[design/flow/run.sh]
#!/bin/bash
# the make line also repeats each setting of config.mk as NAME=value (left out here)
make -C /OpenROAD-flow-scripts/flow DESIGN_CONFIG=/design/flow/config.mk WORK_HOME=/design/flow/orfs CLKGATE_MAP_FILE= finish
[design/flow/config.mk]
export PLATFORM = sky130hd
export DESIGN_NAME = Cfu
export DESIGN_NICKNAME = Cfu
export VERILOG_FILES = /design/flow/design.v
export SDC_FILE = /design/flow/constraint.sdc
export NUM_CORES = 4
export LEC_CHECK = 0
export CAP_MARGIN = 20
export CORE_MARGIN = 2
export CORE_UTILIZATION = 66
export CTS_CLUSTER_SIZE = 52
export HOLD_SLACK_MARGIN = -0.08
export SETUP_SLACK_MARGIN = 2.43
export SLEW_MARGIN = 20
export TNS_END_PERCENT = 5
[design/flow/constraint.sdc]
create_clock -name core_clock -period 10.8 [get_ports {clk}]
set_input_delay 2.1600 -clock core_clock [delete_from_list [all_inputs] [get_ports {clk}]]
set_output_delay 2.1600 -clock core_clock [all_outputs]
set_load 0.01 [all_outputs]
[design/flow/design.v]
module Cfu (
    input               cmd_valid,
    output              cmd_ready,
    input      [9:0]    cmd_payload_function_id,
    input      [31:0]   cmd_payload_inputs_0,
    input      [31:0]   cmd_payload_inputs_1,
    output reg          rsp_valid,
    input               rsp_ready,
    output reg [31:0]   rsp_payload_outputs_0,
    input               reset,
    input               clk
);
    reg signed [31:0] InputOffset, FilterOffset;
    reg signed [31:0] accumulator;  
    reg signed [31:0] acc0, acc1, acc2, acc3;
    reg [31:0] global_input;
    wire [31:0] simd_input = (cmd_payload_function_id[9:3] == 7'd0) ? cmd_payload_inputs_0 : global_input;
    wire [31:0] simd_filter = (cmd_payload_function_id[9:3] == 7'd0) ? cmd_payload_inputs_1 : cmd_payload_inputs_0;
    wire signed [31:0] prod_0, prod_1, prod_2, prod_3;
    assign prod_0 = ($signed(simd_input[7 : 0]) + InputOffset) * ($signed(simd_filter[7 : 0]) + FilterOffset);
    assign prod_1 = ($signed(simd_input[15: 8]) + InputOffset) * ($signed(simd_filter[15: 8]) + FilterOffset);
    assign prod_2 = ($signed(simd_input[23:16]) + InputOffset) * ($signed(simd_filter[23:16]) + FilterOffset);
    assign prod_3 = ($signed(simd_input[31:24]) + InputOffset) * ($signed(simd_filter[31:24]) + FilterOffset);
    wire signed [31:0] sum_prods;
    assign sum_prods = prod_0 + prod_1 + prod_2 + prod_3;
    assign cmd_ready = ~rsp_valid;
    always @(posedge clk) begin
        if (reset) begin
            rsp_payload_outputs_0 <= 32'b0;
            rsp_valid <= 1'b0;
            InputOffset <= 32'd0;
            FilterOffset <= 32'd0;
            accumulator <= 32'd0;
            acc0 <= 32'd0;
            acc1 <= 32'd0;
            acc2 <= 32'd0;
            acc3 <= 32'd0;
            global_input <= 32'd0;
        end else if (rsp_valid) begin
            if (rsp_ready) rsp_valid <= 1'b0;
        end else if (cmd_valid) begin
            rsp_valid <= 1'b1;
            case (cmd_payload_function_id[9:3])
                7'd0: begin
                    accumulator <= accumulator + sum_prods;
                    rsp_payload_outputs_0 <= accumulator;
                end
                7'd1: begin
                    accumulator <= 32'd0;
                    rsp_payload_outputs_0 <= 32'd0;
                end
                7'd2: begin
                    InputOffset <= $signed(cmd_payload_inputs_0);
                    rsp_payload_outputs_0 <= $signed(cmd_payload_inputs_0);
                end
                7'd3: begin
                    FilterOffset <= $signed(cmd_payload_inputs_0);
                    rsp_payload_outputs_0 <= $signed(cmd_payload_inputs_0);
                end
                7'd4: begin
                    rsp_payload_outputs_0 <= accumulator;
                end
                7'd5: begin
                    global_input <= cmd_payload_inputs_0;
                end
                7'd6: begin
                    acc0 <= acc0 + sum_prods;
                end
                7'd7: begin
                    acc1 <= acc1 + sum_prods;
                end
                7'd8: begin
                    acc2 <= acc2 + sum_prods;
                end
                7'd9: begin
                    acc3 <= acc3 + sum_prods;
                end
                7'd10: begin
                    acc0 <= 32'd0;
                    acc1 <= 32'd0;
                    acc2 <= 32'd0;
                    acc3 <= 32'd0;
                end
                7'd11: rsp_payload_outputs_0 <= acc0;
                7'd12: rsp_payload_outputs_0 <= acc1;
                7'd13: rsp_payload_outputs_0 <= acc2;
                7'd14: rsp_payload_outputs_0 <= acc3;
                default: rsp_payload_outputs_0 <= 32'b0;
            endcase
        end
    end
endmodule
==> impl_metrics.yaml, run 1 <==
# implementation run metrics
routing:
  num_vias: 96800
  viasPerCell: 6.30
  drc_errors: 0
  wire_per_inst_um: 27.6
  firstDrtPassIters: 14
  wl_mm: 424
  ant_nets: 0
  drtIter0Drc: 13200
power:
  internal-power_mw: 3.15
  report.power.total_mw: 5.42
  combPwrFrac_pct: 56.4
  power_density_nw_per_um2: 44.4
  comb_power_mw: 3.05
  swShare_pct: 41.8
  p_clk_mw: 1.29
  ir_drop_uv: 137
  p_switching_mw: 2.27
  seqPwrFrac_pct: 19.8
  power_leader: "combinational logic"
  p_leak_nw: 62.9
  power_frac_clock_pct: 23.9
  seq_power_mw: 1.07
min_path:
  holdCritPathClass: "reg2reg"
  hp-start: "global_input[1]"
  whs_endpoint: "global_input[1]"
  hold_path_depth: 2
synthesis:
  top_cell: "inv_1"
  fa_ha_area_share_pct: 50.9
  synth_seq_share_pct: 6.06
  synth.cellmix.compoundShare_pct: 9.66
  synth-main-ff-cell: "dfxtp_1"
  synthArstFlopShare_pct: 0
  synth_nets: 14100
  ys_warn_count: 1
  synthesis.area_um2: 95400
  yosys.area.top_type_share_pct: 38.0
  ys_chip_area_um2: 95400
  logic_family: "adder cells"
  synth.area.mux_share_pct: 0.877
  yosys-stat-cells: 11300
  synth_cell_type_count: 97
  ys_top_cells_by_area: "fa_1 (38%), ha_1 (13%), inv_1 (8.9%)"
  synth_top_cell_by_area: "fa_1"
  numSynthFlops: 289
  xor_area_share_pct: 6.49
  syn_avg_cell_area_um2: 8.48
  netlist_instances: 11300
  edf_count: 0
  netlist_top_cells_count: "inv_1 (2258), fa_1 (1809), nand2_1 (1507)"
  simple_gate_area_share_pct: 15.6
clock_network:
  clkSinkCount: 289
  clk_latency_ns: 0.61
  cts_tree: "done"
  htreeDepth: 2
  cts_root_buf: "clkbuf_16"
  cts_buffers: 35
  ctsLongestPathBuffers: 3
  holdBufCountCts: 0
  clk_pin_slew_worst_paths_ns: 0.07
sta:
  fmax_mhz: 63.8
  hold_viol: 0
  slew_violations: 0
  finalCriticalPeriod_ns: 15.68
  setup_ws_ns: -4.88
  fin_crit_sh_pct: 145
  finalSetupViolCount: 130
  worst_pin_slew_ns: 1.23
  relSlewSlack_pct: 17.9
  rsz0062_at_grt: "yes"
  fin_worst_skew_ns: 0.0321
job:
  max_cap_violations: 0
  warnings: 42
critical_path:
  worst-path-buf-inv: 8
  crit_top_cell: "fa_1"
  crit_arrival_ns: 16.11
  crit_cells: 53
  r2r_start: "InputOffset[1]"
  rr_endpoint: "accumulator[31]"
  critPathKind: "in2reg"
  ff2ff_setup_slack_ns: -3.08
  cp.required_ns: 11.23
  crit_fanout: 6
  cp-endpoint: "accumulator[31]"
  cp-startpoint: "cmd_payload_function_id[8]"
  crit_family: "adder cells"
  cp-end-kind: "flop"
  critPathSlowestCell: "fa_2"
  r2r_cells: 52
  critPathMaxStageDelay_ns: 0.74
  startpoint_type: "input port"
global_route:
  grt_max_degree: 88
  grt_use_total_pct: 56.8
  grt_pass1_wl_mm: 611
  grt_pass1_vias: 99500
  grt.overflow.total: 0
  antenna_found_initial: 37
placement:
  io_buffer_count: 108
  placed_area_um2: 117000
  dp_hpwl_mm: 350
  place_congestion: 1.17
die:
  core_area_um2: 143000
  rows: 139
  io_pins: 112
  initCoreUtil_pct: 66.5
  fp.dieW_um: 384
  die_h_um: 384
  dieArea_um2: 148000
cells_and_area:
  nets: 16300
  fillers: 8229
  fin_area_um2: 122000
  synthToLayoutAreaGrowth_pct: 28.0
status:
  outcome: "failed layout checks"
  so.violations: "setup timing"
## layout make-up
cell class,instances,area (um^2),share of cell area (%)
diodes,47,118,0.0963
clock buffers,48,995,0.815
clock inverters,13,184,0.151
inverters,2260,8490,6.96
multi-input cells,8307,83300,68.2
flip-flops and latches,289,5790,4.74
well taps,1903,2380,1.95
repair buffers,2501,20900,17.1
## metal layers
layer / GRT usage [%] / share of wire [%] / up-vias
met3: 26.5 / 16 / 2923
met4: 50.8 / 12 / 36
met1: 62.6 / 31 / 46300
li1: - / - / 39300
met2: 81.5 / 41 / 8306
met5: 2.18 / 0.17 / -
## timing repair
item	CTS	global route
setup buffers	38	30
endpoints found under the setup margin	149	146
pin swaps	155	131
gates cloned	1	0
resized	381	290
## stage by stage
stage          hold WS (ns)  worst slack, ns  cells  setup TNS (ns)  util (%)
3_5_place_dp          0.447            -6.16  15200         -515.24      81.7
5_1_grt               0.479            -5.17  15300         -404.50      85.0
6_report              0.458            -4.88  15400         -375.90      85.1
3_3_place_gp          0.439            -6.20  15200         -496.75      81.7
4_1_cts               0.456            -4.58  15300         -346.26      83.8
2_1_floorplan         0.433            -3.83  11300         -277.42         -
==> run 2, diff against run 1 <==
CORE_UTILIZATION = 72   (was 66)
CTS_CLUSTER_SIZE = unset   (was 52)
HOLD_SLACK_MARGIN = unset   (was -0.08)
PLACE_DENSITY_LB_ADDON = 0.0   (was unset)
SETUP_SLACK_MARGIN = -1.18   (was 2.43)
clock period = 11.8 ns   (was 10.8 ns; I/O delays follow)
==> impl_metrics.yaml, run 2 <==
# flow metrics
synthesis:
  ys_top_cells_by_area: "fa_1 (38%), ha_1 (13%), inv_1 (8.9%)"
  syn_avg_cell_area_um2: 8.48
  logic_family: "adder cells"
  synth_seq_share_pct: 6.06
  synth_cell_type_count: 97
  synth.cellmix.compoundShare_pct: 9.66
  netlist_instances: 11300
  yosys-stat-cells: 11300
  synth_top_cell_by_area: "fa_1"
  edf_count: 0
  synthesis.area_um2: 95400
  netlist_top_cells_count: "inv_1 (2258), fa_1 (1809), nand2_1 (1507)"
  synthArstFlopShare_pct: 0
  numSynthFlops: 289
  synth.area.mux_share_pct: 0.877
  ys_chip_area_um2: 95400
  yosys.area.top_type_share_pct: 38.0
  top_cell: "inv_1"
  fa_ha_area_share_pct: 50.9
  synth-main-ff-cell: "dfxtp_1"
  synth_nets: 14100
  ys_warn_count: 1
  xor_area_share_pct: 6.49
  simple_gate_area_share_pct: 15.6
global_route:
  grt.overflow.total: 16
  grt_use_total_pct: 75.9
placement:
  place_congestion: 1.26
  io_buffer_count: 108
  post-place-ws_ns: -5.69
  dp.cells: 14900
  dp_hpwl_mm: 343
clock_network:
  clkSinkCount: 289
  holdBufCountCts: 0
  ctsLongestPathBuffers: 3
  cts_root_buf: "clkbuf_16"
  cts_buffers: 36
  htreeDepth: 2
die:
  rows: 133
  dieArea_um2: 135000
  initCoreUtil_pct: 72.6
  fp.dieW_um: 368
  die_h_um: 368
  core_area_um2: 131000
  io_pins: 112
status:
  lastStage: "global routing"
  outcome: "aborted with a tool error"
  error: "[ERROR GRT-0116] Global routing finished with congestion. Check the congestion regions in the DRC Viewer."
[run 2: metrics by stage]
stage          TNS, ns  cell area, um^2
2_1_floorplan  -181.15            95900
3_3_place_gp   -367.70           116000
3_5_place_dp   -397.64           116000
4_1_cts        -237.98           119000
[run 2: timing repair]
item                                    in CTS
gates resized                              409
buffers inserted                            59
endpoints found under the setup margin     110
pin swaps                                  216
gates cloned                                 2
hold endpoints to repair                     0
[run 2: per-layer routing]
| metal | overflow | GRT usage [%] |
|---|---|---|
| met5 | 0 | 42.5 |
| met2 | 12 | 91.2 |
| met3 | 1 | 63.9 |
| met4 | 3 | 71.3 |
| met1 | 0 | 75.4 |
==> run 3, diff against run 2 <==
CAP_MARGIN = 30   (was 20)
CELL_PAD_IN_SITES_DETAIL_PLACEMENT = 2   (was unset)
CORE_UTILIZATION = 46   (was 72)
CTS_CLUSTER_SIZE = 77   (was unset)
GPL_TIMING_DRIVEN = 0   (was unset)
HOLD_SLACK_MARGIN = -0.05   (was unset)
MIN_ROUTING_LAYER = met2   (was unset)
PLACE_DENSITY = 0.44   (was unset)
PLACE_DENSITY_LB_ADDON = unset   (was 0.0)
SETUP_SLACK_MARGIN = 1.86   (was -1.18)
TNS_END_PERCENT = unset   (was 5)
clock period = 27.2 ns   (was 11.8 ns; I/O delays follow)
==> impl_metrics.yaml, run 3 <==
# flow metrics
synthesis:
  simple_gate_area_share_pct: 15.6
  top_cell: "inv_1"
  synth_nets: 14100
  synth-main-ff-cell: "dfxtp_1"
  logic_family: "adder cells"
  netlist_instances: 11300
  yosys-stat-cells: 11300
  synth_top_cell_by_area: "fa_1"
  edf_count: 0
  numSynthFlops: 289
  ys_warn_count: 1
  synth_seq_share_pct: 6.06
  ys_top_cells_by_area: "fa_1 (38%), ha_1 (13%), inv_1 (8.9%)"
  ys_chip_area_um2: 95400
  netlist_top_cells_count: "inv_1 (2258), fa_1 (1809), nand2_1 (1507)"
  yosys.area.top_type_share_pct: 38.0
  synth_cell_type_count: 97
  fa_ha_area_share_pct: 50.9
  xor_area_share_pct: 6.49
  syn_avg_cell_area_um2: 8.48
  synth.cellmix.compoundShare_pct: 9.66
  synthArstFlopShare_pct: 0
  synthesis.area_um2: 95400
  synth.area.mux_share_pct: 0.877
clock_network:
  ctsLongestPathBuffers: 3
  cts_root_buf: "clkbuf_16"
  clkSinkCount: 289
  cts_buffers: 37
  cts_setup_buffers: 0
  htreeDepth: 2
status:
  error: "[ERROR GRT-0116] Global routing finished with congestion. Check the congestion regions in the DRC Viewer."
  lastStage: "global routing"
  outcome: "aborted with a tool error"
die:
  fp.dieW_um: 459
  die_h_um: 459
  io_pins: 112
  rows: 167
  dieArea_um2: 211000
  initCoreUtil_pct: 46.2
  core_area_um2: 207000
global_route:
  grt_use_total_pct: 97.5
  grt.overflow.total: 7181
placement:
  place_congestion: 1.23
  dp_hpwl_mm: 494
  io_buffer_count: 106
run 3: stage by stage:
stage / cell area, um^2 / instances / util [%] / worst slack [ns] / hold WS [ns]
CTS: 103000 / 14200 / 49.8 / 1.96 / 0.476
global placement: 99800 / 14100 / 48.3 / 2.07 / 0.439
detailed placement: 102000 / 14200 / 49.1 / 0.846 / 0.452
floorplan: 95400 / 11300 / - / 7.44 / 0.433
run 3: routing by layer:
metal | GRT overflow | global-route usage, %
met5 | 491 | 93.2
met4 | 1049 | 86.2
met3 | 3763 | 105
met2 | 1878 | 97.0
met1 | - | -
run 3: repair_timing:
action,in CTS
gates resized,6
hold buffers,0
endpoints found under the setup margin,21
==> run 4, diff against run 3 <==
ABC_AREA = 1   (was unset)
CAP_MARGIN = 0   (was 30)
CELL_PAD_IN_SITES_DETAIL_PLACEMENT = unset   (was 2)
CORE_UTILIZATION = 72   (was 46)
CTS_CLUSTER_DIAMETER = 314   (was unset)
CTS_CLUSTER_SIZE = 11   (was 77)
GPL_TIMING_DRIVEN = unset   (was 0)
HOLD_SLACK_MARGIN = unset   (was -0.05)
MIN_ROUTING_LAYER = unset   (was met2)
PLACE_DENSITY = 0.37   (was 0.44)
SETUP_SLACK_MARGIN = unset   (was 1.86)
TNS_END_PERCENT = 5   (was unset)
clock period = 8.04 ns   (was 27.2 ns; I/O delays follow)
==> impl_metrics.yaml, run 4 <==
# flow metrics
synthesis:
  synthArstFlopShare_pct: 0
  xor_area_share_pct: 2.19
  ys_chip_area_um2: 99900
  synth_cell_type_count: 68
  synth_seq_share_pct: 5.79
  numSynthFlops: 289
  synthesis.area_um2: 99900
  synth_top_cell_by_area: "fa_1"
  logic_family: "adder cells"
  synth_nets: 16500
  synth.cellmix.compoundShare_pct: 7.78
  edf_count: 0
  simple_gate_area_share_pct: 22.5
  ys_top_cells_by_area: "fa_1 (36%), ha_1 (12%), nand2_1 (12%)"
  synth-main-ff-cell: "dfxtp_1"
  synth.area.mux_share_pct: 0
  fa_ha_area_share_pct: 48.6
  yosys.area.top_type_share_pct: 36.3
  syn_avg_cell_area_um2: 7.31
  top_cell: "nand2_1"
  netlist_instances: 13700
  netlist_top_cells_count: "nand2_1 (3098), inv_1 (3087), fa_1 (1809)"
  yosys-stat-cells: 13700
  ys_warn_count: 1
placement:
  post-place-ws_ns: -6.87
  dp.cells: 17800
  dp_hpwl_mm: 387
  io_buffer_count: 108
  place_congestion: 1.24
status:
  lastStage: "global routing"
  outcome: "aborted with a tool error"
  error: "[ERROR GRT-0116] Global routing finished with congestion. Check the congestion regions in the DRC Viewer."
clock_network:
  cts_root_buf: "clkbuf_16"
  htreeDepth: 1
  clkSinkCount: 289
  cts_buffers: 30
  holdBufCountCts: 0
  ctsLongestPathBuffers: 3
global_route:
  grt_use_total_pct: 88.6
  grt.overflow.total: 3114
die:
  io_pins: 112
  dieArea_um2: 142000
  die_h_um: 376
  core_area_um2: 137000
  initCoreUtil_pct: 72.6
  fp.dieW_um: 376
  rows: 136
[run 4: repair_timing]
action,CTS
pin swaps,183
gates resized,616
cloned,7
setup buffers,110
setup endpoints to repair,150
[run 4: metrics by stage]
step	utilization, %	cell area (um^2)	TNS (ns)
after floorplan	-	101000	-506.59
after global placement	90.0	124000	-728.92
after detailed placement	90.0	124000	-784.60
after CTS	93.1	128000	-568.02
[run 4: per-layer routing]
layer,GRT overflow,GRT usage [%]
met2,2030,104
met3,83,75.9
met4,925,93.1
met5,7,55.2
met1,69,85.0
==> run 5, diff against run 4 <==
ABC_AREA = unset   (was 1)
CAP_MARGIN = 20   (was 0)
CTS_CLUSTER_DIAMETER = unset   (was 314)
CTS_CLUSTER_SIZE = unset   (was 11)
PLACE_DENSITY = unset   (was 0.37)
PLACE_DENSITY_LB_ADDON = 0.18   (was unset)
SETUP_SLACK_MARGIN = 3.5   (was unset)
TNS_END_PERCENT = unset   (was 5)
clock period = 20.0 ns   (was 8.04 ns; I/O delays follow)
==> impl_metrics.yaml, run 5 <==
# implementation run metrics
clock_network:
  ctsLongestPathBuffers: 3
  clk_latency_ns: 0.62
  clk_pin_slew_worst_paths_ns: 0.06
  clkSinkCount: 289
  htreeDepth: 1
  cts_root_buf: "clkbuf_16"
  cts_tree: "done"
  cts_buffers: 31
sta:
  worst_pin_slew_ns: 1.33
  slew_violations: 0
  fin_worst_skew_ns: 0.0208
  setup_tns_ns: 0
  rsz0062_at_grt: "yes"
  finalSetupViolCount: 0
  finalCriticalPeriod_ns: 17.85
  fin_crit_sh_pct: 89.3
  fmax_mhz: 56.0
  hold_viol: 0
  relSlewSlack_pct: 11.3
  setup_ws_ns: 2.15
global_route:
  grt.overflow.total: 0
  grt_pass1_vias: 88400
  grt_max_degree: 186
  grt_pass1_wl_mm: 542
  antenna_found_initial: 34
  grt_use_total_pct: 54.6
critical_path:
  cp-endpoint: "accumulator[31]"
  r2r_cells: 51
  cp.required_ns: 20.53
  startpoint_type: "input port"
  crit_cells: 54
  ff2ff_setup_slack_ns: 5.50
  crit_family: "adder cells"
  critPathKind: "in2reg"
  r2r_start: "InputOffset[1]"
  crit_arrival_ns: 18.38
  critPathMaxStageDelay_ns: 1.09
  crit_fanout: 19
  cp-startpoint: "cmd_payload_inputs_0[24]"
  worst-path-buf-inv: 12
  rr_endpoint: "accumulator[31]"
  crit_top_cell: "fa_1"
  critPathSlowestCell: "clkdlybuf4s50_1"
  cp-end-kind: "flop"
synthesis:
  synth_top_cell_by_area: "fa_1"
  ys_chip_area_um2: 95400
  xor_area_share_pct: 6.49
  synthesis.area_um2: 95400
  ys_top_cells_by_area: "fa_1 (38%), ha_1 (13%), inv_1 (8.9%)"
  numSynthFlops: 289
  yosys-stat-cells: 11300
  synth_nets: 14100
  netlist_top_cells_count: "inv_1 (2258), fa_1 (1809), nand2_1 (1507)"
  synth_seq_share_pct: 6.06
  synth_cell_type_count: 97
  netlist_instances: 11300
  syn_avg_cell_area_um2: 8.48
  synth.cellmix.compoundShare_pct: 9.66
  yosys.area.top_type_share_pct: 38.0
  synth-main-ff-cell: "dfxtp_1"
  top_cell: "inv_1"
  synth.area.mux_share_pct: 0.877
  ys_warn_count: 1
  edf_count: 0
  fa_ha_area_share_pct: 50.9
  synthArstFlopShare_pct: 0
  logic_family: "adder cells"
  simple_gate_area_share_pct: 15.6
routing:
  num_vias: 87300
  wl_mm: 376
  firstDrtPassIters: 14
  ant_nets: 0
  wire_per_inst_um: 28.3
  drc_errors: 0
  viasPerCell: 6.56
  drtIter0Drc: 11900
power:
  power_frac_clock_pct: 25.2
  comb_power_mw: 1.35
  p_leak_nw: 53.2
  swShare_pct: 43.4
  p_switching_mw: 1.12
  seq_power_mw: 0.579
  seqPwrFrac_pct: 22.4
  p_clk_mw: 0.650
  power_leader: "combinational logic"
  power_density_nw_per_um2: 24.3
  internal-power_mw: 1.46
  ir_drop_uv: 80.3
  combPwrFrac_pct: 52.4
die:
  die_h_um: 368
  fp.dieW_um: 368
  io_pins: 112
  core_area_um2: 131000
  initCoreUtil_pct: 72.6
  dieArea_um2: 135000
  rows: 133
min_path:
  hold_path_depth: 2
  hp-start: "FilterOffset[15]"
  whs_endpoint: "FilterOffset[15]"
  holdCritPathClass: "reg2reg"
cells_and_area:
  final_core_util_pct: 80.7
  synthToLayoutAreaGrowth_pct: 11.2
  nets: 14400
status:
  outcome: "complete, no violations"
placement:
  io_buffer_count: 108
  dp_hpwl_mm: 297
  post-place-ws_ns: 0.538
  place_congestion: 1.09
job:
  max_cap_violations: 0
  warnings: 48
[run 5: what timing repair did]
| item | 4_1_cts | 5_1_grt |
|---|---|---|
| pin swaps | 108 | 178 |
| setup endpoints to repair | 79 | 55 |
| hold buffers | 0 | 0 |
| resized | 316 | 318 |
| gates cloned | 7 | 2 |
| setup buffers | 95 | 88 |
[run 5: cell type report]
type / instances / area, um^2
antenna: 29 / 72.6
clock buffer: 37 / 838
clock inverter: 17 / 253
fill: 8624 / 25400
inverter: 2260 / 8500
multi-input combinational: 8312 / 83200
sequential: 289 / 5790
tap: 1755 / 2200
timing repair buffer: 608 / 5200
timing repair inverter: 1 / 6.26
[run 5: stage by stage]
step | cells | cell area (um^2) | power [mW] | hold WS [ns]
4_1_cts | 13200 | 104000 | 2.39 | 0.455
3_3_place_gp | 13000 | 100000 | 1.67 | 0.439
3_5_place_dp | 13000 | 100000 | 1.70 | 0.446
6_report | 13300 | 106000 | 2.58 | 0.455
5_1_grt | 13300 | 106000 | 2.64 | 0.475
2_1_floorplan | 11300 | 95900 | 1.28 | 0.433
[run 5: layer usage]
metal | GRT usage, % | up-vias | routed length (um)
li1 | - | 35500 | -
met1 | 63.4 | 42200 | 118000
met2 | 78.3 | 7255 | 152000
met3 | 22.8 | 2363 | 62300
met4 | 46.1 | 30 | 43900
met5 | 1.60 | - | 321
==> run 6, diff against run 5 <==
CELL_PAD_IN_SITES_DETAIL_PLACEMENT = 1   (was unset)
CORE_ASPECT_RATIO = 1.02   (was unset)
CORE_MARGIN = 4   (was 2)
CORE_UTILIZATION = 71   (was 72)
CTS_CLUSTER_SIZE = 23   (was unset)
GPL_ROUTABILITY_DRIVEN = 0   (was unset)
MAX_ROUTING_LAYER = met5   (was unset)
MIN_ROUTING_LAYER = met2   (was unset)
PLACE_DENSITY_LB_ADDON = unset   (was 0.18)
SETUP_SLACK_MARGIN = 3.66   (was 3.5)
TNS_END_PERCENT = 75   (was unset)
clock period = 22.6 ns   (was 20.0 ns; I/O delays follow)
==> impl_metrics.yaml, run 6 <==
# flow metrics
synthesis:
  top_cell: "inv_1"
  synth_top_cell_by_area: "fa_1"
  yosys.area.top_type_share_pct: 38.0
  logic_family: "adder cells"
  synth_seq_share_pct: 6.06
  edf_count: 0
  yosys-stat-cells: 11300
  ys_top_cells_by_area: "fa_1 (38%), ha_1 (13%), inv_1 (8.9%)"
  synth.area.mux_share_pct: 0.877
  fa_ha_area_share_pct: 50.9
  xor_area_share_pct: 6.49
  synthArstFlopShare_pct: 0
  synth_nets: 14100
  simple_gate_area_share_pct: 15.6
  synth-main-ff-cell: "dfxtp_1"
  synth.cellmix.compoundShare_pct: 9.66
  ys_warn_count: 1
  synth_cell_type_count: 97
  ys_chip_area_um2: 95400
  syn_avg_cell_area_um2: 8.48
  netlist_top_cells_count: "inv_1 (2258), fa_1 (1809), nand2_1 (1507)"
  synthesis.area_um2: 95400
  numSynthFlops: 289
  netlist_instances: 11300
die:
  core_area_um2: 133000
  initCoreUtil_pct: 71.7
  rows: 135
  fp.dieW_um: 371
  io_pins: 112
  dieArea_um2: 140000
  die_h_um: 378
placement:
  io_buffer_count: 108
status:
  error: "[ERROR DPL-0033] detailed placement checks failed during check placement."
  outcome: "aborted with a tool error"
  lastStage: "detailed placement"
-- run 6: through the flow --
stage	hold slack [ns]	setup slack [ns]
2_1_floorplan	0.433	3.76
3_3_place_gp	0.438	1.55
==> run 7, diff against run 6 <==
ABC_AREA = 1   (was unset)
CELL_PAD_IN_SITES_DETAIL_PLACEMENT = 2   (was 1)
CELL_PAD_IN_SITES_GLOBAL_PLACEMENT = 2   (was unset)
CORE_ASPECT_RATIO = 0.63   (was 1.02)
CORE_MARGIN = 10   (was 4)
CORE_UTILIZATION = 22   (was 71)
CTS_CLUSTER_SIZE = 11   (was 23)
GPL_ROUTABILITY_DRIVEN = unset   (was 0)
GPL_TIMING_DRIVEN = 0   (was unset)
MAX_ROUTING_LAYER = met4   (was met5)
PLACE_DENSITY_LB_ADDON = 0.18   (was unset)
SETUP_SLACK_MARGIN = 4.05   (was 3.66)
SLEW_MARGIN = 25   (was 20)
TNS_END_PERCENT = unset   (was 75)
clock period = 20.0 ns   (was 22.6 ns; I/O delays follow)
==> impl_metrics.yaml, run 7 <==
# flow metrics
placement:
  post-place-ws_ns: -3.01
  place_congestion: 1.10
  io_buffer_count: 107
  dp_hpwl_mm: 569
  dp.cells: 19900
synthesis:
  synth_cell_type_count: 68
  ys_chip_area_um2: 99900
  yosys-stat-cells: 13700
  synthesis.area_um2: 99900
  logic_family: "adder cells"
  synth_nets: 16500
  synth_seq_share_pct: 5.79
  fa_ha_area_share_pct: 48.6
  yosys.area.top_type_share_pct: 36.3
  simple_gate_area_share_pct: 22.5
  numSynthFlops: 289
  synth.area.mux_share_pct: 0
  synth_top_cell_by_area: "fa_1"
  edf_count: 0
  xor_area_share_pct: 2.19
  netlist_instances: 13700
  ys_top_cells_by_area: "fa_1 (36%), ha_1 (12%), nand2_1 (12%)"
  synth-main-ff-cell: "dfxtp_1"
  synthArstFlopShare_pct: 0
  top_cell: "nand2_1"
  ys_warn_count: 1
  netlist_top_cells_count: "nand2_1 (3098), inv_1 (3087), fa_1 (1809)"
  syn_avg_cell_area_um2: 7.31
  synth.cellmix.compoundShare_pct: 7.78
die:
  io_pins: 112
  core_area_um2: 452000
  initCoreUtil_pct: 22.1
  dieArea_um2: 482000
  rows: 196
  die_h_um: 555
  fp.dieW_um: 869
status:
  lastStage: "global routing"
  outcome: "aborted with a tool error"
  error: "[ERROR GRT-0116] Global routing finished with congestion. Check the congestion regions in the DRC Viewer."
global_route:
  grt.overflow.total: 63
  grt_use_total_pct: 52.4
clock_network:
  cts_root_buf: "clkbuf_16"
  htreeDepth: 1
  cts_buffers: 31
  ctsLongestPathBuffers: 3
  clkSinkCount: 289
[run 7: timing repair]
item,CTS
setup endpoints to repair,135
setup buffers,169
pin swaps,113
hold buffers,0
gates resized,915
gates cloned,1
[run 7: routing by layer]
metal	GRT usage [%]	overflow
met1	-	-
met2	51.7	0
met4	16.5	0
met5	-	-
met3	75.5	63
[run 7: stage by stage]
stage / power, mW / cell area, um^2 / hold WS [ns]
3_5_place_dp: 2.53 / 111000 / 0.459
4_1_cts: 3.38 / 117000 / 0.469
3_3_place_gp: 2.43 / 109000 / 0.455
2_1_floorplan: 1.57 / 99900 / 0.434
==> run 8, diff against run 7 <==
ABC_AREA = unset   (was 1)
CAP_MARGIN = 25   (was 20)
CELL_PAD_IN_SITES_DETAIL_PLACEMENT = 1   (was 2)
CELL_PAD_IN_SITES_GLOBAL_PLACEMENT = 1   (was 2)
CORE_ASPECT_RATIO = 1.79   (was 0.63)
CORE_MARGIN = 2   (was 10)
CORE_UTILIZATION = 23   (was 22)
GPL_ROUTABILITY_DRIVEN = 0   (was unset)
GPL_TIMING_DRIVEN = unset   (was 0)
HOLD_SLACK_MARGIN = -0.07   (was unset)
MIN_ROUTING_LAYER = unset   (was met2)
PLACE_DENSITY_LB_ADDON = 0.08   (was 0.18)
SETUP_SLACK_MARGIN = unset   (was 4.05)
SLEW_MARGIN = 40   (was 25)
TNS_END_PERCENT = 50   (was unset)
==> impl_metrics.yaml, run 8 <==
# implementation run metrics
die:
  io_pins: 112
  dieArea_um2: 420000
  initCoreUtil_pct: 23.1
  rows: 316
  fp.dieW_um: 485
  core_area_um2: 413000
  die_h_um: 866
critical_path:
  crit_cells: 49
  ff2ff_setup_slack_ns: 4.79
  crit_arrival_ns: 19.95
  critPathKind: "in2reg"
  cp-startpoint: "cmd_payload_function_id[9]"
  crit_top_cell: "fa_1"
  cp-end-kind: "flop"
  critPathSlowestCell: "xnor2_1"
  r2r_start: "FilterOffset[0]"
  worst-path-buf-inv: 7
  cp-endpoint: "accumulator[31]"
  startpoint_type: "input port"
  crit_family: "adder cells"
  crit_fanout: 23
  r2r_cells: 49
  critPathMaxStageDelay_ns: 0.62
  rr_endpoint: "accumulator[31]"
  cp.required_ns: 20.47
synthesis:
  synth.cellmix.compoundShare_pct: 9.66
  synth_cell_type_count: 97
  syn_avg_cell_area_um2: 8.48
  synth_nets: 14100
  ys_warn_count: 1
  yosys.area.top_type_share_pct: 38.0
  netlist_top_cells_count: "inv_1 (2258), fa_1 (1809), nand2_1 (1507)"
  top_cell: "inv_1"
  synthArstFlopShare_pct: 0
  xor_area_share_pct: 6.49
  edf_count: 0
  fa_ha_area_share_pct: 50.9
  synth_seq_share_pct: 6.06
  synthesis.area_um2: 95400
  ys_top_cells_by_area: "fa_1 (38%), ha_1 (13%), inv_1 (8.9%)"
  synth.area.mux_share_pct: 0.877
  yosys-stat-cells: 11300
  ys_chip_area_um2: 95400
  numSynthFlops: 289
  synth-main-ff-cell: "dfxtp_1"
  netlist_instances: 11300
  simple_gate_area_share_pct: 15.6
  synth_top_cell_by_area: "fa_1"
  logic_family: "adder cells"
clock_network:
  clkSinkCount: 289
  cts_resized: 6
  cts_tree: "done"
  cts_root_buf: "clkbuf_16"
  htreeDepth: 2
  holdBufCountCts: 0
  cts_buffers: 39
  clk_latency_ns: 0.63
  cts_setup_buffers: 0
  ctsLongestPathBuffers: 3
  clk_pin_slew_worst_paths_ns: 0.06
sta:
  setup_tns_ns: 0
  whs_ns: 0.454
  slew_violations: 0
  worst_pin_slew_ns: 0.922
  relSlewSlack_pct: 38.2
  finalCriticalPeriod_ns: 19.48
  fmax_mhz: 51.3
  fin_worst_skew_ns: 0.0238
  finalSetupViolCount: 0
  fin_crit_sh_pct: 97.4
  setup_ws_ns: 0.515
  hold_viol: 0
min_path:
  whs_endpoint: "global_input[16]"
  holdCritPathClass: "reg2reg"
  hp-start: "global_input[16]"
  hold_path_depth: 2
power:
  power_density_nw_per_um2: 25.1
  ir_drop_uv: 62.4
  p_switching_mw: 1.27
  p_leak_nw: 57.5
  report.power.total_mw: 2.90
  power_leader: "combinational logic"
  comb_power_mw: 1.56
  internal-power_mw: 1.63
  combPwrFrac_pct: 53.8
  power_frac_clock_pct: 26.2
  p_clk_mw: 0.760
  swShare_pct: 43.9
  seq_power_mw: 0.578
  seqPwrFrac_pct: 20.0
routing:
  drc_errors: 0
  viasPerCell: 4.67
  wire_per_inst_um: 30.7
  firstDrtPassIters: 6
  wl_mm: 547
  num_vias: 83100
  ant_nets: 0
  drtIter0Drc: 3519
cells_and_area:
  regArea_um2: 5800
  fin_area_um2: 115000
  nets: 15200
  final_core_util_pct: 27.9
  final_cell_count_no_fill: 17800
  synthToLayoutAreaGrowth_pct: 20.9
  fillers: 48300
  mi_logic_area_um2: 80600
global_route:
  grt_use_total_pct: 26.7
  grt.overflow.total: 0
  grt_pass1_wl_mm: 754
  antenna_found_initial: 22
  grt_max_degree: 69
  grt_pass1_vias: 97600
placement:
  dp_hpwl_mm: 490
  dp.cells: 17700
  post-place-ws_ns: -1.11
  io_buffer_count: 108
  placed_area_um2: 114000
status:
  outcome: "complete, no violations"
job:
  warnings: 37
  max_cap_violations: 0
[run 8: layout make-up]
class                           count  area share (%)
Tap cell                         5406            5.86
Timing Repair Buffer             1459            10.7
Multi-Input combinational cell   8306            69.9
Clock inverter                     15           0.165
Sequential cell                   289            5.02
Inverter                         2260            7.36
Clock buffer                       52           0.932
Antenna cell                       13          0.0282
[run 8: routing by layer]
layer  up-vias  GRT usage [%]  routed length, um
met4         0           20.8              55400
met1     43900           23.5             176000
met3       840           1.37               8210
met5         -              -                  0
li1      37100              -                  -
met2      1296           52.3             307000
==> run 9, diff against run 8 <==
CAP_MARGIN = 20   (was 25)
CELL_PAD_IN_SITES_DETAIL_PLACEMENT = unset   (was 1)
CELL_PAD_IN_SITES_GLOBAL_PLACEMENT = unset   (was 1)
CORE_ASPECT_RATIO = unset   (was 1.79)
CORE_UTILIZATION = 71   (was 23)
CTS_CLUSTER_DIAMETER = 240   (was unset)
CTS_CLUSTER_SIZE = 22   (was 11)
GPL_ROUTABILITY_DRIVEN = unset   (was 0)
HOLD_SLACK_MARGIN = -0.05   (was -0.07)
MAX_ROUTING_LAYER = unset   (was met4)
MIN_ROUTING_LAYER = met1   (was unset)
PLACE_DENSITY_LB_ADDON = 0.06   (was 0.08)
SETUP_SLACK_MARGIN = 3.23   (was unset)
SLEW_MARGIN = 20   (was 40)
TNS_END_PERCENT = unset   (was 50)
clock period = 11.2 ns   (was 20.0 ns; I/O delays follow)
==> impl_metrics.yaml, run 9 <==
# flow metrics
status:
  outcome: "aborted with a tool error"
  lastStage: "global routing"
  error: "[ERROR GRT-0116] Global routing finished with congestion. Check the congestion regions in the DRC Viewer."
clock_network:
  cts_root_buf: "clkbuf_16"
  holdBufCountCts: 0
  htreeDepth: 1
  clkSinkCount: 289
  cts_buffers: 17
  ctsLongestPathBuffers: 3
placement:
  dp_hpwl_mm: 345
  place_congestion: 1.24
  io_buffer_count: 108
  post-place-ws_ns: -5.72
global_route:
  grt.overflow.total: 2113
  grt_use_total_pct: 82.6
synthesis:
  yosys-stat-cells: 11300
  xor_area_share_pct: 6.49
  yosys.area.top_type_share_pct: 38.0
  logic_family: "adder cells"
  synth.cellmix.compoundShare_pct: 9.66
  top_cell: "inv_1"
  synth_seq_share_pct: 6.06
  ys_warn_count: 1
  synth.area.mux_share_pct: 0.877
  edf_count: 0
  netlist_instances: 11300
  syn_avg_cell_area_um2: 8.48
  synthArstFlopShare_pct: 0
  simple_gate_area_share_pct: 15.6
  numSynthFlops: 289
  synth-main-ff-cell: "dfxtp_1"
  synthesis.area_um2: 95400
  synth_nets: 14100
  netlist_top_cells_count: "inv_1 (2258), fa_1 (1809), nand2_1 (1507)"
  synth_cell_type_count: 97
  synth_top_cell_by_area: "fa_1"
  fa_ha_area_share_pct: 50.9
  ys_top_cells_by_area: "fa_1 (38%), ha_1 (13%), inv_1 (8.9%)"
  ys_chip_area_um2: 95400
die:
  core_area_um2: 133000
  fp.dieW_um: 371
  dieArea_um2: 137000
  rows: 134
  die_h_um: 371
  initCoreUtil_pct: 71.5
  io_pins: 112
-- run 9: through the flow --
step	cell area (um^2)	instances
after floorplan	96200	11300
after global placement	116000	15000
after detailed placement	116000	15000
after CTS	120000	15100
-- run 9: routing by layer --
layer / global-route usage, % / overflow
met4: 76.5 / 592
met3: 74.2 / 240
met2: 94.9 / 983
met5: 58.3 / 18
met1: 82.0 / 280
-- run 9: what timing repair did --
| item | in CTS |
|---|---|
| pin swaps | 307 |
| cloned | 5 |
| resized | 560 |
| buffers inserted | 105 |
| endpoints found under the setup margin | 150 |
==> run 10, diff against run 9 <==
ABC_AREA = 1   (was unset)
CAP_MARGIN = 30   (was 20)
CELL_PAD_IN_SITES_DETAIL_PLACEMENT = 0   (was unset)
CELL_PAD_IN_SITES_GLOBAL_PLACEMENT = 2   (was unset)
CORE_UTILIZATION = 46   (was 71)
CTS_CLUSTER_DIAMETER = unset   (was 240)
CTS_CLUSTER_SIZE = 25   (was 22)
GPL_TIMING_DRIVEN = 1   (was unset)
HOLD_SLACK_MARGIN = unset   (was -0.05)
MAX_ROUTING_LAYER = met4   (was unset)
MIN_ROUTING_LAYER = met2   (was met1)
PLACE_DENSITY_LB_ADDON = 0.07   (was 0.06)
SETUP_SLACK_MARGIN = -0.0   (was 3.23)
clock period = 16.3 ns   (was 11.2 ns; I/O delays follow)
==> impl_metrics.yaml, run 10 <==
# flow metrics
status:
  outcome: "aborted with a tool error"
  lastStage: "global routing"
  error: "[ERROR GRT-0116] Global routing finished with congestion. Check the congestion regions in the DRC Viewer."
clock_network:
  cts_root_buf: "clkbuf_16"
  htreeDepth: 2
  ctsLongestPathBuffers: 3
  clkSinkCount: 289
  cts_buffers: 36
synthesis:
  synth.area.mux_share_pct: 0
  synth_nets: 16500
  fa_ha_area_share_pct: 48.6
  xor_area_share_pct: 2.19
  synth-main-ff-cell: "dfxtp_1"
  simple_gate_area_share_pct: 22.5
  ys_warn_count: 1
  yosys.area.top_type_share_pct: 36.3
  synth_seq_share_pct: 5.79
  netlist_top_cells_count: "nand2_1 (3098), inv_1 (3087), fa_1 (1809)"
  numSynthFlops: 289
  yosys-stat-cells: 13700
  ys_chip_area_um2: 99900
  synth_cell_type_count: 68
  synth.cellmix.compoundShare_pct: 7.78
  synth_top_cell_by_area: "fa_1"
  syn_avg_cell_area_um2: 7.31
  ys_top_cells_by_area: "fa_1 (36%), ha_1 (12%), nand2_1 (12%)"
  synthArstFlopShare_pct: 0
  edf_count: 0
  logic_family: "adder cells"
  top_cell: "nand2_1"
  netlist_instances: 13700
  synthesis.area_um2: 99900
global_route:
  grt.overflow.total: 12
  grt_use_total_pct: 66.1
placement:
  post-place-ws_ns: -0.661
  dp_hpwl_mm: 367
  place_congestion: 1.21
  io_buffer_count: 108
  placed_area_um2: 118000
die:
  rows: 171
  core_area_um2: 217000
  die_h_um: 470
  io_pins: 112
  initCoreUtil_pct: 46.1
  fp.dieW_um: 470
  dieArea_um2: 221000
-- run 10: stage by stage --
step,setup TNS (ns),hold WS (ns),instances,utilization (%)
global placement,-7.41,0.447,18000,54.5
detailed placement,-10.26,0.448,18100,54.6
CTS,0,0.462,18100,55.1
floorplan,0,0.434,13700,-
-- run 10: repair_timing --
item,CTS
resized,8
endpoints found under the setup margin,2
setup buffers,0
endpoints found under the hold margin,0
hold buffers,0
-- run 10: per-layer routing --
metal  overflow  track usage (%)
met5          -                -
met4          0             38.6
met3         12             79.0
met2          0             68.9
met1          -                -
==> run 11, diff against run 10 <==
ABC_AREA = unset   (was 1)
CAP_MARGIN = 20   (was 30)
CELL_PAD_IN_SITES_DETAIL_PLACEMENT = unset   (was 0)
CELL_PAD_IN_SITES_GLOBAL_PLACEMENT = unset   (was 2)
CORE_UTILIZATION = 71   (was 46)
CTS_CLUSTER_SIZE = 22   (was 25)
GPL_TIMING_DRIVEN = unset   (was 1)
HOLD_SLACK_MARGIN = -0.05   (was unset)
MIN_ROUTING_LAYER = met1   (was met2)
PLACE_DENSITY_LB_ADDON = unset   (was 0.07)
SETUP_SLACK_MARGIN = -1.35   (was -0.0)
clock period = 13.9 ns   (was 16.3 ns; I/O delays follow)
==> impl_metrics.yaml, run 11 <==
# flow metrics
clock_network:
  htreeDepth: 1
  holdBufCountCts: 0
  ctsLongestPathBuffers: 3
  cts_buffers: 31
  clkSinkCount: 289
  cts_root_buf: "clkbuf_16"
synthesis:
  simple_gate_area_share_pct: 15.6
  edf_count: 0
  numSynthFlops: 289
  yosys-stat-cells: 11300
  ys_chip_area_um2: 95400
  top_cell: "inv_1"
  synthArstFlopShare_pct: 0
  ys_top_cells_by_area: "fa_1 (38%), ha_1 (13%), inv_1 (8.9%)"
  yosys.area.top_type_share_pct: 38.0
  synthesis.area_um2: 95400
  xor_area_share_pct: 6.49
  ys_warn_count: 1
  synth-main-ff-cell: "dfxtp_1"
  netlist_top_cells_count: "inv_1 (2258), fa_1 (1809), nand2_1 (1507)"
  fa_ha_area_share_pct: 50.9
  synth_cell_type_count: 97
  synth_seq_share_pct: 6.06
  netlist_instances: 11300
  synth.cellmix.compoundShare_pct: 9.66
  synth_top_cell_by_area: "fa_1"
  synth_nets: 14100
  logic_family: "adder cells"
  syn_avg_cell_area_um2: 8.48
  synth.area.mux_share_pct: 0.877
global_route:
  grt_use_total_pct: 73.6
  grt.overflow.total: 104
die:
  rows: 134
  io_pins: 112
  die_h_um: 371
  dieArea_um2: 137000
  core_area_um2: 133000
  fp.dieW_um: 371
  initCoreUtil_pct: 71.5
placement:
  place_congestion: 1.23
  placed_area_um2: 115000
  dp.cells: 14900
  dp_hpwl_mm: 353
  io_buffer_count: 108
status:
  error: "[ERROR GRT-0232] Routing congestion too high. Check the congestion heatmap in the GUI."
  lastStage: "global routing"
  outcome: "aborted with a tool error"
-- run 11: per-stage QoR --
| stage | setup slack, ns | power (mW) | utilization (%) |
|---|---|---|---|
| 4_1_cts | -2.01 | 3.83 | 88.1 |
| 3_5_place_dp | -3.56 | 2.90 | 86.5 |
| 2_1_floorplan | -1.35 | 1.85 | - |
| 3_3_place_gp | -3.30 | 2.82 | 86.5 |
-- run 11: layer usage --
metal / track usage (%) / overflow
met1: 72.2 / 0
met2: 91.7 / 56
met3: 53.2 / 1
met4: 71.1 / 47
met5: - / -
-- run 11: timing repair --
item | CTS
gates cloned | 2
pin swaps | 110
gates resized | 175
endpoints found under the setup margin | 54
setup buffers | 55
==> run 12, diff against run 11 <==
CORE_UTILIZATION = 65   (was 71)
CTS_CLUSTER_SIZE = unset   (was 22)
HOLD_SLACK_MARGIN = unset   (was -0.05)
MAX_ROUTING_LAYER = unset   (was met4)
MIN_ROUTING_LAYER = unset   (was met1)
SETUP_SLACK_MARGIN = 2.83   (was -1.35)
clock period = 17.4 ns   (was 13.9 ns; I/O delays follow)
==> impl_metrics.yaml, run 12 <==
# implementation run metrics
status:
  outcome: "complete, no violations"
critical_path:
  crit_arrival_ns: 17.62
  critPathSlowestCell: "fa_2"
  cp.required_ns: 17.89
  crit_family: "adder cells"
  ff2ff_setup_slack_ns: 3.07
  cp-end-kind: "flop"
  cp-endpoint: "acc1[31]"
  crit_fanout: 7
  cp-startpoint: "cmd_payload_function_id[8]"
  critPathMaxStageDelay_ns: 0.65
  r2r_cells: 50
  rr_endpoint: "acc1[31]"
  worst-path-buf-inv: 9
  r2r_start: "FilterOffset[0]"
  crit_cells: 55
  critPathKind: "in2reg"
  startpoint_type: "input port"
routing:
  drtIter0Drc: 11500
  num_vias: 90900
  wire_per_inst_um: 27.2
  firstDrtPassIters: 9
  drc_errors: 0
  wl_mm: 396
  ant_nets: 0
  viasPerCell: 6.26
die:
  rows: 140
  io_pins: 112
  dieArea_um2: 150000
  core_area_um2: 146000
  die_h_um: 387
  initCoreUtil_pct: 65.5
  fp.dieW_um: 387
cells_and_area:
  synthToLayoutAreaGrowth_pct: 20.4
  nets: 15400
  fin_area_um2: 115000
sta:
  relSlewSlack_pct: 12.0
  rsz0062_at_grt: "yes"
  fin_crit_sh_pct: 98.4
  whs_ns: 0.458
  finalCriticalPeriod_ns: 17.12
  fmax_mhz: 58.4
  finalSetupViolCount: 0
  setup_tns_ns: 0
  slew_violations: 0
  hold_viol: 0
  fin_worst_skew_ns: 0.0432
  worst_pin_slew_ns: 1.32
synthesis:
  simple_gate_area_share_pct: 15.6
  numSynthFlops: 289
  edf_count: 0
  synthArstFlopShare_pct: 0
  synth.area.mux_share_pct: 0.877
  ys_top_cells_by_area: "fa_1 (38%), ha_1 (13%), inv_1 (8.9%)"
  fa_ha_area_share_pct: 50.9
  synth-main-ff-cell: "dfxtp_1"
  xor_area_share_pct: 6.49
  ys_warn_count: 1
  synth.cellmix.compoundShare_pct: 9.66
  top_cell: "inv_1"
  yosys.area.top_type_share_pct: 38.0
  netlist_top_cells_count: "inv_1 (2258), fa_1 (1809), nand2_1 (1507)"
  synth_seq_share_pct: 6.06
  synthesis.area_um2: 95400
  synth_cell_type_count: 97
  synth_top_cell_by_area: "fa_1"
  logic_family: "adder cells"
  synth_nets: 14100
  netlist_instances: 11300
  syn_avg_cell_area_um2: 8.48
  yosys-stat-cells: 11300
  ys_chip_area_um2: 95400
clock_network:
  clk_pin_slew_worst_paths_ns: 0.07
  htreeDepth: 1
  clkSinkCount: 289
  ctsLongestPathBuffers: 3
  clk_latency_ns: 0.62
  cts_root_buf: "clkbuf_16"
  cts_buffers: 30
  cts_tree: "done"
power:
  power_frac_clock_pct: 20.8
  seqPwrFrac_pct: 20.5
  p_switching_mw: 1.38
  report.power.total_mw: 3.24
  p_clk_mw: 0.676
  swShare_pct: 42.7
  power_density_nw_per_um2: 28.2
  p_leak_nw: 58.5
  seq_power_mw: 0.666
  power_leader: "combinational logic"
  internal-power_mw: 1.86
  comb_power_mw: 1.90
  combPwrFrac_pct: 58.6
  ir_drop_uv: 105
job:
  max_cap_violations: 0
  warnings: 46
placement:
  place_congestion: 1.10
  placed_area_um2: 109000
  io_buffer_count: 108
  dp_hpwl_mm: 326
global_route:
  antenna_found_initial: 28
  grt_pass1_vias: 92800
  grt_max_degree: 235
  grt_pass1_wl_mm: 571
  grt.overflow.total: 0
  grt_use_total_pct: 51.7
min_path:
  hold_path_depth: 2
  whs_endpoint: "global_input[1]"
  holdCritPathClass: "reg2reg"
  hp-start: "global_input[1]"
-- run 12: timing repair --
action                     CTS  global route
pin swaps                  164           201
gates resized              336           323
setup endpoints to repair  104            97
gates cloned                 3             2
setup buffers               74            91
hold buffers                 0             0
-- run 12: final cells by class --
cell class / instances / area, um^2
Multi-Input combinational cell: 8306 / 83300
Fill cell: 9744 / 30900
Timing Repair Buffer: 1653 / 13700
Inverter: 2260 / 8490
Sequential cell: 289 / 5790
Tap cell: 1917 / 2400
Clock buffer: 45 / 877
Antenna cell: 49 / 123
Clock inverter: 7 / 103
-- run 12: metal layers --
metal	wire, um	vias to the layer above	GRT usage [%]
li1	-	37500	-
met1	132000	44400	61.6
met4	44800	26	43.5
met5	187	-	0
met2	164000	6750	76.5
met3	54400	2141	16.3
-- run 12: metrics by stage --
stage                     std cells  util (%)  setup WS, ns
after floorplan               11300         -          1.45
after global placement        14300      74.9         -1.22
after detailed placement      14300      74.9         -1.45
after CTS                     14400      77.2         0.457
after global routing          14500      78.7        0.0875
final                         14500      78.8         0.276
==> run 13, diff against run 12 <==
CORE_UTILIZATION = 72   (was 65)
CTS_CLUSTER_DIAMETER = 332   (was unset)
CTS_CLUSTER_SIZE = 99   (was unset)
SETUP_SLACK_MARGIN = 2.89   (was 2.83)
TNS_END_PERCENT = 5   (was unset)
clock period = 11.5 ns   (was 17.4 ns; I/O delays follow)
==> impl_metrics.yaml, run 13 <==
# flow metrics
synthesis:
  syn_avg_cell_area_um2: 8.48
  netlist_top_cells_count: "inv_1 (2258), fa_1 (1809), nand2_1 (1507)"
  synth-main-ff-cell: "dfxtp_1"
  synthesis.area_um2: 95400
  synth.area.mux_share_pct: 0.877
  synth_nets: 14100
  netlist_instances: 11300
  synth_top_cell_by_area: "fa_1"
  ys_chip_area_um2: 95400
  simple_gate_area_share_pct: 15.6
  fa_ha_area_share_pct: 50.9
  edf_count: 0
  yosys-stat-cells: 11300
  ys_warn_count: 1
  numSynthFlops: 289
  logic_family: "adder cells"
  synth.cellmix.compoundShare_pct: 9.66
  ys_top_cells_by_area: "fa_1 (38%), ha_1 (13%), inv_1 (8.9%)"
  yosys.area.top_type_share_pct: 38.0
  synthArstFlopShare_pct: 0
  synth_cell_type_count: 97
  xor_area_share_pct: 6.49
  top_cell: "inv_1"
  synth_seq_share_pct: 6.06
clock_network:
  cts_buffers: 6
  holdBufCountCts: 0
  ctsLongestPathBuffers: 3
  htreeDepth: 1
  cts_root_buf: "clkbuf_16"
  clkSinkCount: 289
die:
  initCoreUtil_pct: 72.6
  fp.dieW_um: 368
  dieArea_um2: 135000
  rows: 133
  core_area_um2: 131000
  io_pins: 112
  die_h_um: 368
global_route:
  grt.overflow.total: 99
  grt_use_total_pct: 73.0
placement:
  io_buffer_count: 108
  dp_hpwl_mm: 345
  place_congestion: 1.27
  dp.cells: 15000
  post-place-ws_ns: -6.12
status:
  outcome: "aborted with a tool error"
  lastStage: "global routing"
  error: "[ERROR GRT-0232] Routing congestion too high. Check the congestion heatmap in the GUI."
[run 13: what timing repair did]
| action | CTS |
|---|---|
| gates resized | 143 |
| setup buffers | 11 |
| pin swaps | 51 |
| hold endpoints to repair | 0 |
| endpoints found under the setup margin | 145 |
[run 13: per-layer routing]
| metal | track usage [%] | overflow |
|---|---|---|
| met3 | 57.5 | 4 |
| met4 | 66.5 | 44 |
| met1 | 73.8 | 0 |
| met5 | 37.2 | 1 |
| met2 | 90.4 | 50 |
[run 13: through the flow]
stage / instance area [um^2] / total power [mW]
floorplan: 95900 / 2.24
global placement: 116000 / 3.41
detailed placement: 116000 / 3.51
CTS: 117000 / 3.99
==> run 14, diff against run 13 <==
CORE_UTILIZATION = 12   (was 72)
CTS_CLUSTER_DIAMETER = unset   (was 332)
CTS_CLUSTER_SIZE = unset   (was 99)
SETUP_SLACK_MARGIN = unset   (was 2.89)
TNS_END_PERCENT = unset   (was 5)
clock period = 27.7 ns   (was 11.5 ns; I/O delays follow)
==> impl_metrics.yaml, run 14 <==
# implementation run metrics
routing:
  drtIter0Drc: 8104
  num_vias: 80800
  wl_mm: 394
  firstDrtPassIters: 9
  drc_errors: 0
  viasPerCell: 3.69
  ant_nets: 0
  wire_per_inst_um: 18.0
clock_network:
  cts_resized: 0
  cts_buffers: 37
  cts_setup_buffers: 0
  clk_pin_slew_worst_paths_ns: 0.06
  clkSinkCount: 289
  cts_tree: "done"
  holdBufCountCts: 0
  ctsLongestPathBuffers: 3
  cts_root_buf: "clkbuf_16"
  htreeDepth: 2
  clk_latency_ns: 0.58
critical_path:
  r2r_cells: 44
  startpoint_type: "input port"
  critPathMaxStageDelay_ns: 1.02
  cp-end-kind: "flop"
  worst-path-buf-inv: 7
  critPathKind: "in2reg"
  rr_endpoint: "accumulator[31]"
  cp-endpoint: "accumulator[31]"
  crit_fanout: 43
  critPathSlowestCell: "clkdlybuf4s50_1"
  cp-startpoint: "cmd_payload_function_id[4]"
  crit_cells: 52
  cp.required_ns: 28.11
  crit_arrival_ns: 23.59
  crit_family: "adder cells"
  ff2ff_setup_slack_ns: 11.54
  crit_top_cell: "fa_1"
  r2r_start: "FilterOffset[2]"
sta:
  setup_tns_ns: 0
  finalCriticalPeriod_ns: 23.18
  worst_pin_slew_ns: 1.26
  setup_ws_ns: 4.52
  fin_worst_skew_ns: 0.0203
  fmax_mhz: 43.1
  slew_violations: 0
  finalSetupViolCount: 0
  hold_viol: 0
  relSlewSlack_pct: 15.7
  fin_crit_sh_pct: 83.7
  rsz0062_at_grt: "no"
min_path:
  hp-start: "global_input[2]"
  hold_path_depth: 2
  holdCritPathClass: "reg2reg"
  whs_endpoint: "global_input[2]"
global_route:
  grt_pass1_wl_mm: 569
  grt_max_degree: 200
  grt_use_total_pct: 9.58
  grt_pass1_vias: 83100
  antenna_found_initial: 42
  grt.overflow.total: 0
power:
  power_frac_clock_pct: 29.7
  p_clk_mw: 0.524
  swShare_pct: 42.7
  report.power.total_mw: 1.77
  power_density_nw_per_um2: 15.7
  ir_drop_uv: 45.1
  combPwrFrac_pct: 46.6
  power_leader: "combinational logic"
  internal-power_mw: 1.01
  seq_power_mw: 0.418
  seqPwrFrac_pct: 23.7
  p_leak_nw: 51.7
  comb_power_mw: 0.824
  p_switching_mw: 0.755
placement:
  dp_hpwl_mm: 329
  io_buffer_count: 108
  place_congestion: 0.977
  post-place-ws_ns: 4.22
synthesis:
  netlist_instances: 11300
  simple_gate_area_share_pct: 15.6
  synth.cellmix.compoundShare_pct: 9.66
  top_cell: "inv_1"
  netlist_top_cells_count: "inv_1 (2258), fa_1 (1809), nand2_1 (1507)"
  synth_top_cell_by_area: "fa_1"
  synth.area.mux_share_pct: 0.877
  synth-main-ff-cell: "dfxtp_1"
  yosys.area.top_type_share_pct: 38.0
  syn_avg_cell_area_um2: 8.48
  synthesis.area_um2: 95400
  ys_warn_count: 1
  edf_count: 0
  fa_ha_area_share_pct: 50.9
  yosys-stat-cells: 11300
  synth_seq_share_pct: 6.06
  synth_cell_type_count: 97
  synthArstFlopShare_pct: 0
  numSynthFlops: 289
  synth_nets: 14100
  ys_chip_area_um2: 95400
  logic_family: "adder cells"
  ys_top_cells_by_area: "fa_1 (38%), ha_1 (13%), inv_1 (8.9%)"
  xor_area_share_pct: 6.49
cells_and_area:
  fillers: 89900
  final_core_util_pct: 14.2
  nets: 14200
  synthToLayoutAreaGrowth_pct: 17.8
job:
  max_cap_violations: 0
  warnings: 41
die:
  rows: 327
  core_area_um2: 793000
  initCoreUtil_pct: 12.0
  dieArea_um2: 802000
  fp.dieW_um: 896
  die_h_um: 896
  io_pins: 112
status:
  outcome: "complete, no violations"
run 14: stage by stage:
stage          hold slack (ns)  std cells  cell area [um^2]
5_1_grt                  0.469      21900            112000
2_1_floorplan            0.433      11300             95400
3_5_place_dp             0.443      21800            111000
4_1_cts                  0.451      21900            112000
3_3_place_gp             0.439      21800            111000
6_report                 0.451      21900            112000
run 14: cell type report:
cell class	count	area, um^2	share of cell area [%]
inverters	2260	8480	7.55
clock buffers	57	1110	0.990
flip-flops and latches	289	5790	5.15
multi-input cells	8306	80300	71.4
diodes	20	50.0	0.0445
well taps	10500	13200	11.7
clock inverters	10	164	0.146
repair buffers	406	3340	2.98
run 14: per-layer routing:
layer / share of wire [%] / global-route usage, % / up-vias
met5: 0.029 / 0 / -
met3: 10 / 2.11 / 938
met4: 7.0 / 5.49 / 18
met2: 44 / 15.0 / 3991
met1: 39 / 12.1 / 40800
li1: - / - / 35000
==> run 15, diff against run 14 <==
CAP_MARGIN = 35   (was 20)
CORE_UTILIZATION = 71   (was 12)
CTS_CLUSTER_SIZE = 22   (was unset)
HOLD_SLACK_MARGIN = -0.05   (was unset)
MAX_ROUTING_LAYER = met4   (was unset)
MIN_ROUTING_LAYER = met1   (was unset)
SETUP_SLACK_MARGIN = 3.25   (was unset)
clock period = 11.0 ns   (was 27.7 ns; I/O delays follow)
==> impl_metrics.yaml, run 15 <==
# flow metrics
status:
  lastStage: "global routing"
  outcome: "aborted with a tool error"
  error: "[ERROR GRT-0232] Routing congestion too high. Check the congestion heatmap in the GUI."
die:
  core_area_um2: 133000
  die_h_um: 371
  initCoreUtil_pct: 71.5
  rows: 134
  fp.dieW_um: 371
  io_pins: 112
  dieArea_um2: 137000
placement:
  place_congestion: 1.29
  dp_hpwl_mm: 341
  io_buffer_count: 108
synthesis:
  yosys-stat-cells: 11300
  synthesis.area_um2: 95400
  netlist_instances: 11300
  ys_warn_count: 1
  synth_top_cell_by_area: "fa_1"
  edf_count: 0
  synth_nets: 14100
  yosys.area.top_type_share_pct: 38.0
  synth_seq_share_pct: 6.06
  synth.cellmix.compoundShare_pct: 9.66
  fa_ha_area_share_pct: 50.9
  synthArstFlopShare_pct: 0
  logic_family: "adder cells"
  synth.area.mux_share_pct: 0.877
  ys_top_cells_by_area: "fa_1 (38%), ha_1 (13%), inv_1 (8.9%)"
  ys_chip_area_um2: 95400
  top_cell: "inv_1"
  synth-main-ff-cell: "dfxtp_1"
  netlist_top_cells_count: "inv_1 (2258), fa_1 (1809), nand2_1 (1507)"
  syn_avg_cell_area_um2: 8.48
  synth_cell_type_count: 97
  xor_area_share_pct: 6.49
  simple_gate_area_share_pct: 15.6
  numSynthFlops: 289
clock_network:
  htreeDepth: 2
  cts_root_buf: "clkbuf_16"
  cts_buffers: 36
  ctsLongestPathBuffers: 3
  clkSinkCount: 289
global_route:
  grt_use_total_pct: 83.0
  grt.overflow.total: 423
[run 15: routing by layer]
layer	GRT usage [%]	overflow
met5	-	-
met1	82.4	29
met3	72.3	36
met2	95.1	225
met4	76.1	133
[run 15: what timing repair did]
action | in CTS
resized | 386
setup buffers | 73
setup endpoints to repair | 150
pin swaps | 213
hold buffers | 0
[run 15: metrics by stage]
stage,setup TNS (ns),worst slack (ns),power [mW],instance area [um^2],cells
floorplan,-254.50,-3.67,2.37,96200,11300
global placement,-434.76,-5.41,3.55,116000,15000
detailed placement,-469.97,-5.76,3.64,116000,15000
CTS,-323.62,-4.38,4.99,120000,15100
==> run 16, diff against run 15 <==
CAP_MARGIN = 20   (was 35)
CORE_UTILIZATION = 40   (was 71)
CTS_CLUSTER_SIZE = unset   (was 22)
HOLD_SLACK_MARGIN = unset   (was -0.05)
MAX_ROUTING_LAYER = unset   (was met4)
MIN_ROUTING_LAYER = unset   (was met1)
SETUP_SLACK_MARGIN = unset   (was 3.25)
clock period = 14.6 ns   (was 11.0 ns; I/O delays follow)
==> impl_metrics.yaml, run 16 <==
# implementation run metrics
sta:
  slew_violations: 0
  hold_viol: 0
  worst_pin_slew_ns: 1.29
  relSlewSlack_pct: 13.8
  fin_crit_sh_pct: 110
  rsz0062_at_grt: "yes"
  fin_worst_skew_ns: 0.0114
  finalCriticalPeriod_ns: 16.02
  finalSetupViolCount: 59
  whs_ns: 0.455
  setup_ws_ns: -1.42
  fmax_mhz: 62.4
clock_network:
  cts_tree: "done"
  cts_buffers: 38
  clkSinkCount: 289
  ctsLongestPathBuffers: 3
  clk_pin_slew_worst_paths_ns: 0.06
  htreeDepth: 2
  holdBufCountCts: 0
  cts_root_buf: "clkbuf_16"
  clk_latency_ns: 0.58
placement:
  io_buffer_count: 108
  dp_hpwl_mm: 374
  place_congestion: 1.06
critical_path:
  cp-end-kind: "flop"
  cp.required_ns: 15.02
  crit_top_cell: "fa_1"
  startpoint_type: "input port"
  ff2ff_setup_slack_ns: 1.06
  critPathSlowestCell: "fa_1"
  crit_cells: 52
  crit_fanout: 12
  critPathMaxStageDelay_ns: 0.59
  worst-path-buf-inv: 7
  r2r_start: "InputOffset[0]"
  cp-endpoint: "acc2[31]"
  r2r_cells: 48
  rr_endpoint: "acc2[31]"
  crit_family: "adder cells"
  cp-startpoint: "cmd_payload_function_id[8]"
  critPathKind: "in2reg"
  crit_arrival_ns: 16.44
global_route:
  grt.overflow.total: 0
  antenna_found_initial: 26
  grt_pass1_vias: 92900
  grt_use_total_pct: 35.1
  grt_pass1_wl_mm: 622
  grt_max_degree: 87
  met1_usage_pct: 45.3
  grt_use_met2_pct: 54.4
  gr-usage-met3_pct: 5.89
  busiest_layer: "met2"
routing:
  num_vias: 89700
  ant_nets: 0
  wl_mm: 430
  drtIter0Drc: 8466
  viasPerCell: 5.39
  firstDrtPassIters: 8
  drc_errors: 0
  wire_per_inst_um: 25.8
die:
  io_pins: 112
  initCoreUtil_pct: 40.1
  core_area_um2: 238000
  die_h_um: 492
  dieArea_um2: 242000
  fp.dieW_um: 492
  rows: 179
power:
  p_clk_mw: 0.990
  power_leader: "combinational logic"
  power_frac_clock_pct: 23.9
  seqPwrFrac_pct: 19.1
  swShare_pct: 40.8
  power_density_nw_per_um2: 33.3
  combPwrFrac_pct: 57.0
  comb_power_mw: 2.36
  p_switching_mw: 1.69
  report.power.total_mw: 4.15
  ir_drop_uv: 107
  p_leak_nw: 63.3
  seq_power_mw: 0.793
  internal-power_mw: 2.45
synthesis:
  numSynthFlops: 289
  synth_cell_type_count: 97
  synth-main-ff-cell: "dfxtp_1"
  synth.cellmix.compoundShare_pct: 9.66
  top_cell: "inv_1"
  yosys-stat-cells: 11300
  synth_nets: 14100
  netlist_instances: 11300
  synth.area.mux_share_pct: 0.877
  xor_area_share_pct: 6.49
  logic_family: "adder cells"
  yosys.area.top_type_share_pct: 38.0
  ys_chip_area_um2: 95400
  synth_seq_share_pct: 6.06
  ys_warn_count: 1
  ys_top_cells_by_area: "fa_1 (38%), ha_1 (13%), inv_1 (8.9%)"
  fa_ha_area_share_pct: 50.9
  edf_count: 0
  netlist_top_cells_count: "inv_1 (2258), fa_1 (1809), nand2_1 (1507)"
  synthesis.area_um2: 95400
  syn_avg_cell_area_um2: 8.48
  synthArstFlopShare_pct: 0
  synth_top_cell_by_area: "fa_1"
  simple_gate_area_share_pct: 15.6
cells_and_area:
  fillers: 22300
  nets: 16300
  regArea_um2: 5790
  mi_logic_area_um2: 83400
  synthToLayoutAreaGrowth_pct: 30.4
min_path:
  whs_endpoint: "global_input[8]"
  hold_path_depth: 2
  hp-start: "global_input[8]"
  holdCritPathClass: "reg2reg"
status:
  outcome: "failed layout checks"
  so.violations: "setup timing"
job:
  max_cap_violations: 0
  warnings: 40
## run 16: metrics by stage
stage | instance area (um^2) | setup WS, ns | std cells | util, % | TNS (ns)
global placement | 119000 | -2.77 | 16400 | 50.0 | -144.79
finish | 124000 | -1.42 | 16600 | 52.4 | -42.14
detailed placement | 119000 | -2.81 | 16400 | 50.0 | -154.72
global route | 124000 | -1.84 | 16600 | 52.3 | -59.70
floorplan | 96100 | -0.785 | 11300 | - | -9.29
CTS | 123000 | -1.43 | 16600 | 51.7 | -42.22
## run 16: area by class of cell
cell class | count | share of cell area, %
clock inverter | 13 | 0.121
timing repair buffer | 2528 | 17.2
multi-input combinational | 8306 | 67.0
sequential | 289 | 4.65
clock buffer | 55 | 0.889
antenna | 18 | 0.0362
tap | 3167 | 3.19
inverter | 2260 | 6.82
## run 16: per-layer routing
| layer | up-vias | part of all wire (%) |
|---|---|---|
| li1 | 39300 | - |
| met2 | 4141 | 44 |
| met4 | 18 | 8.5 |
| met3 | 1042 | 8.9 |
| met1 | 45300 | 39 |
| met5 | - | 0.027 |
## run 16: repair_timing
action	in CTS	in global routing
endpoints found under the setup margin	89	80
pin swaps	229	203
buffers inserted	105	45
gates cloned	1	0
resized	443	265
Power figures rest on the tool's default switching activity, not on a simulated workload.
